Design pt100_temp, start of the top module:
module pt100_temp (
    input  wire        clk,
    input  wire        rst,
    input  wire        in_valid,
    output wire        in_ready,
    input  wire [11:0] yk,
    output wire        out_valid,
    output wire [27:0] temp,
    output wire [27:0] temp_filt,
    output wire        alarm
    );
parameter Q = 15;
parameter N = 28;
localparam HT = 2457600;  
localparam T_IDLE = 2'd0;
localparam T_CONV = 2'd1;
localparam T_FILT = 2'd2;
localparam T_OUT  = 2'd3;
reg [1:0] tstate;
reg alarm_r;
wire conv_done;
wire [N-1:0] yT;
assign in_ready  = (tstate == T_IDLE);
assign out_valid = (tstate == T_OUT);
assign temp      = yT;
assign alarm     = alarm_r;
wire accept = in_valid && in_ready;
bits2temp1 #(Q,N) conv (
    .clk(clk), .rst(rst), .start(accept), .yk(yk), .done(conv_done), .yT(yT));
lowpass_filter #(Q,N) filt (
    .clk(clk), .rst(rst), .start(conv_done), .yT(yT), .yT_filt(temp_filt));
always @(posedge clk) begin
    if (conv_done)
        alarm_r <= (yT > HT);
end
always @(posedge clk) begin
    if (rst)
        tstate <= T_IDLE;
    else begin
        case (tstate)
        T_IDLE: if (accept) tstate <= T_CONV;
        T_CONV: if (conv_done) tstate <= T_FILT;
        T_FILT: tstate <= T_OUT;
        T_OUT:  tstate <= T_IDLE;
        endcase
    end
end
endmodule
Size in the first run: about 12000 cells after synthesis, roughly 74 I/O pins, about 87000 um^2 of cells after synthesis.
Settings: LEC_CHECK=0, ABC_AREA=1, CAP_MARGIN=20, CORE_MARGIN=2, CORE_UTILIZATION=72, MAX_ROUTING_LAYER=met4, PLACE_DENSITY_LB_ADDON=0.01, SETUP_SLACK_MARGIN=2.03, SLEW_MARGIN=20; clock period 18.6 ns.
run.sh (not shown) runs the stock make flow with config.mk's settings and CLKGATE_MAP_FILE=.
The first run aborted during 5_1_grt on ODB-0269.
Edit:
ABC_AREA = not set   (was 1)
MAX_ROUTING_LAYER = not set   (was met4)
PLACE_DENSITY_LB_ADDON = 0.0   (was 0.01)
SETUP_SLACK_MARGIN = 5.0   (was 2.03)
After rerunning: This time the run finished but failed the layout checks on max-capacitance violations, max-slew violations. Die area drops by a few percent. Synthesized cell count drops by about a fifth. Synthesized area shrinks by a few percent.
Edit:
CORE_UTILIZATION = 28   (was 72)
PLACE_DENSITY = 0.6   (was not set)
PLACE_DENSITY_LB_ADDON = not set   (was 0.0)
SETUP_SLACK_MARGIN = not set   (was 5.0)
clock period = 22.1 ns   (was 18.6 ns; I/O delays follow)
With this change the flow completed without violations.
Total power came out lower by 17%.
Critical path depth came out lower by 4.
Final cell count came out higher by 17%.
Edit:
ABC_AREA = 1   (was not set)
CORE_UTILIZATION = 59   (was 28)
CTS_CLUSTER_DIAMETER = 170   (was not set)
GPL_ROUTABILITY_DRIVEN = 1   (was not set)
MIN_ROUTING_LAYER = met1   (was not set)
PLACE_DENSITY = not set   (was 0.6)
PLACE_DENSITY_LB_ADDON = 0.18   (was not set)
SETUP_SLACK_MARGIN = 0.26   (was not set)
SLEW_MARGIN = 35   (was 20)
TNS_END_PERCENT = 5   (was not set)
clock period = 14.7 ns   (was 22.1 ns; I/O delays follow)
What happened: With this change the flow ran to the end with violations: negative setup slack. Hold slack loses 12 ps. First-iteration DRC count rises by 64%. Power rises by about 70%. Die area falls by about 50%.
Edit:
CORE_UTILIZATION = 72   (was 59)
CTS_CLUSTER_DIAMETER = 210   (was 170)
CTS_CLUSTER_SIZE = 52   (was not set)
GPL_ROUTABILITY_DRIVEN = not set   (was 1)
MIN_ROUTING_LAYER = not set   (was met1)
PLACE_DENSITY = 0.6   (was not set)
PLACE_DENSITY_LB_ADDON = not set   (was 0.18)
SETUP_SLACK_MARGIN = not set   (was 0.26)
SLEW_MARGIN = 20   (was 35)
TNS_END_PERCENT = not set   (was 5)
clock period = 13.7 ns   (was 14.7 ns; I/O delays follow)
- With this change the flow aborted during 5_1_grt, error GRT-0232
- synthesized area stays the same
- die size goes down by 18%
- synthesized cell count does not change

pt100_temp again, from the RTL that the note above started with.
// pt100_temp
module pt100_temp (
    input  wire        clk,
    input  wire        rst,
    input  wire        in_valid,
    output wire        in_ready,
    input  wire [11:0] yk,
    output wire        out_valid,
    output wire [27:0] temp,
    output wire [27:0] temp_filt,
    output wire        alarm
    );
make LEC_CHECK=0 CAP_MARGIN=20 CELL_PAD_IN_SITES_GLOBAL_PLACEMENT=3 CORE_MARGIN=2 CORE_UTILIZATION=40 GPL_ROUTABILITY_DRIVEN=0 HOLD_SLACK_MARGIN=0.06 PLACE_DENSITY=0.6 SLEW_MARGIN=15 finish   # period 24.0 ns
The first run finished with timing, DRC and antenna clean.
Then changed:
CELL_PAD_IN_SITES_GLOBAL_PLACEMENT = not set   (was 3)
CORE_UTILIZATION = 69   (was 40)
CTS_CLUSTER_DIAMETER = 285   (was not set)
CTS_CLUSTER_SIZE = 97   (was not set)
GPL_ROUTABILITY_DRIVEN = not set   (was 0)
HOLD_SLACK_MARGIN = not set   (was 0.06)
PLACE_DENSITY = 0.4   (was 0.6)
SLEW_MARGIN = 20   (was 15)
TNS_END_PERCENT = 20   (was not set)
clock period = 15.3 ns   (was 24.0 ns; I/O delays follow)
Effect: This time the run did not get past global routing on GRT-0232; die area decreases by well over a third; synthesized cell count is unchanged; area after synthesis stays the same.
Then changed:
CORE_UTILIZATION = 40   (was 69)
CTS_CLUSTER_DIAMETER = not set   (was 285)
CTS_CLUSTER_SIZE = not set   (was 97)
PLACE_DENSITY = 0.6   (was 0.4)
TNS_END_PERCENT = not set   (was 20)
clock period = 22.1 ns   (was 15.3 ns; I/O delays follow)
What happened: Now the flow ran to the end with no violations; die size increases by well over a third; synthesized area does not change; synthesized cell count stays the same.
Then changed:
CELL_PAD_IN_SITES_DETAIL_PLACEMENT = 2   (was not set)
CELL_PAD_IN_SITES_GLOBAL_PLACEMENT = 3   (was not set)
CTS_CLUSTER_SIZE = 29   (was not set)
GPL_ROUTABILITY_DRIVEN = 1   (was not set)
HOLD_SLACK_MARGIN = 0.06   (was not set)
PLACE_DENSITY = not set   (was 0.6)
PLACE_DENSITY_LB_ADDON = 0.14   (was not set)
SLEW_MARGIN = 35   (was 20)
TNS_END_PERCENT = 65   (was not set)
clock period = 24.0 ns   (was 22.1 ns; I/O delays follow)
=> Register-to-register slack improved by 0.47 ns. Combinational power decreases by 8.6%. Wire length climbs by about 25%.
Then changed:
CELL_PAD_IN_SITES_DETAIL_PLACEMENT = not set   (was 2)
CELL_PAD_IN_SITES_GLOBAL_PLACEMENT = not set   (was 3)
CORE_UTILIZATION = 72   (was 40)
CTS_CLUSTER_SIZE = not set   (was 29)
GPL_ROUTABILITY_DRIVEN = not set   (was 1)
HOLD_SLACK_MARGIN = not set   (was 0.06)
PLACE_DENSITY_LB_ADDON = 0.0   (was 0.14)
SETUP_SLACK_MARGIN = 2.03   (was not set)
SLEW_MARGIN = 20   (was 35)
TNS_END_PERCENT = not set   (was 65)
clock period = 18.6 ns   (was 24.0 ns; I/O delays follow)
Worst setup slack gets worse by 1.2 ns. Cell area came out higher by about 3.6%. Global-route usage went up by 18 points.

Setup of try-quartz:
Starting RTL as in the previous note.
clock: 18.6 ns
lec_check: 0
abc_area: 1
cap_margin: 20
core_margin: 2
core_utilization: 72
max_routing_layer: met4
place_density: 0.64
setup_slack_margin: 2.03
slew_margin: 20
In the summary table, try-quartz is marked failed, with error GRT-0232 raised in global routing (5_1_grt).
> inputs changed (try-quartz -> try-lagoon)
- clearing PLACE_DENSITY, which used to be 0.64
- clearing ABC_AREA, which used to be 1
- clearing MAX_ROUTING_LAYER, which used to be met4
- putting TNS_END_PERCENT at 5 where nothing was set
- putting GPL_ROUTABILITY_DRIVEN at 1 where nothing was set
- swapping 20 for 35 in SLEW_MARGIN
- swapping 2.03 for 1.21 in SETUP_SLACK_MARGIN
- putting CTS_CLUSTER_DIAMETER at 29 where nothing was set
- putting CTS_CLUSTER_SIZE at 61 where nothing was set
- putting MIN_ROUTING_LAYER at met1 where nothing was set
- swapping 18.6 for 4.68 in the clock period (ns, I/O delays scaled along)
Findings:
Compared with try-quartz, post-synthesis cell count from yosys in try-lagoon decreased by more than 10%.
Cmp try-lagoon and try-quartz / xor and xnor area share after synthesis / higher: try-lagoon
Total cell area reported by yosys after synthesis went down by a few percent going from try-quartz to try-lagoon.
try-lagoon terminated abnormally: clock tree synthesis (4_1_cts) reported DPL-0033.
Modified inputs, try-onyx compared to try-lagoon
- clearing TNS_END_PERCENT, which used to be 5
- clearing CTS_CLUSTER_SIZE, which used to be 61
- swapping 35 for 20 in SLEW_MARGIN
- clearing CTS_CLUSTER_DIAMETER, which used to be 29
- clearing GPL_ROUTABILITY_DRIVEN, which used to be 1
- swapping 1.21 for -1.17 in SETUP_SLACK_MARGIN
- clearing MIN_ROUTING_LAYER, which used to be met1
- putting MAX_ROUTING_LAYER at met4 where nothing was set
- putting PLACE_DENSITY_LB_ADDON at 0.0 where nothing was set
- swapping 4.68 for 15.3 in the clock period (ns, I/O delays scaled along)
Notes after the runs:
Comparing try-onyx against try-lagoon, there is no change at all in area figure in the yosys stat output.
What try-lagoon reported for placed standard-cell area has to be multiplied by 0.940 to get the figure for try-onyx.
Compared with try-lagoon, in try-onyx vertical die size ~0 delta; number of instances in the synthesized netlist now sits at about the same level; site row count about even.
Die outline area came out exactly the same in try-lagoon and try-onyx.
Compared try-onyx against try-lagoon; mean instance size in the synthesized netlist within noise.
Relative to try-lagoon, number of cells after detailed placement has decreased by 6.1% in try-onyx.
What ended try-onyx was a tool error in global routing (5_1_grt); the run never finished.
Compared try-onyx against try-lagoon; area share of fa/ha/maj cells after synthesis within noise.
Placer congestion estimate was lower in the run labelled try-lagoon.

Starting RTL as in the previous note.
Settings: LEC_CHECK=0, ABC_AREA=1, CAP_MARGIN=5, CELL_PAD_IN_SITES_DETAIL_PLACEMENT=2, CORE_MARGIN=8, CORE_UTILIZATION=38, GPL_ROUTABILITY_DRIVEN=1, GPL_TIMING_DRIVEN=0, HOLD_SLACK_MARGIN=-0.01, PLACE_DENSITY_LB_ADDON=0.07, SETUP_SLACK_MARGIN=1.07, SLEW_MARGIN=10, TNS_END_PERCENT=15; clock period 13.7 ns.
The baseline reached the layout checks and failed them: capacitance limit, slew limit, setup timing.
==> next run, changes <==
ABC_AREA = unset   (was 1)
CAP_MARGIN = 40   (was 5)
CELL_PAD_IN_SITES_GLOBAL_PLACEMENT = 0   (was unset)
CORE_UTILIZATION = 23   (was 38)
GPL_ROUTABILITY_DRIVEN = unset   (was 1)
GPL_TIMING_DRIVEN = unset   (was 0)
HOLD_SLACK_MARGIN = unset   (was -0.01)
MAX_ROUTING_LAYER = met4   (was unset)
PLACE_DENSITY_LB_ADDON = 0.01   (was 0.07)
SETUP_SLACK_MARGIN = 0.61   (was 1.07)
SLEW_MARGIN = 20   (was 10)
TNS_END_PERCENT = unset   (was 15)
clock period = 12.3 ns   (was 13.7 ns; I/O delays follow)
What happened: The changed run finished with setup timing left. Die size is higher by 56%. Core utilization shrinks by 14 points. Routed wire length came out lower by about 27%. Sequential share of layout area falls by 1.3 points.
Power and IR drop assume default switching activity.
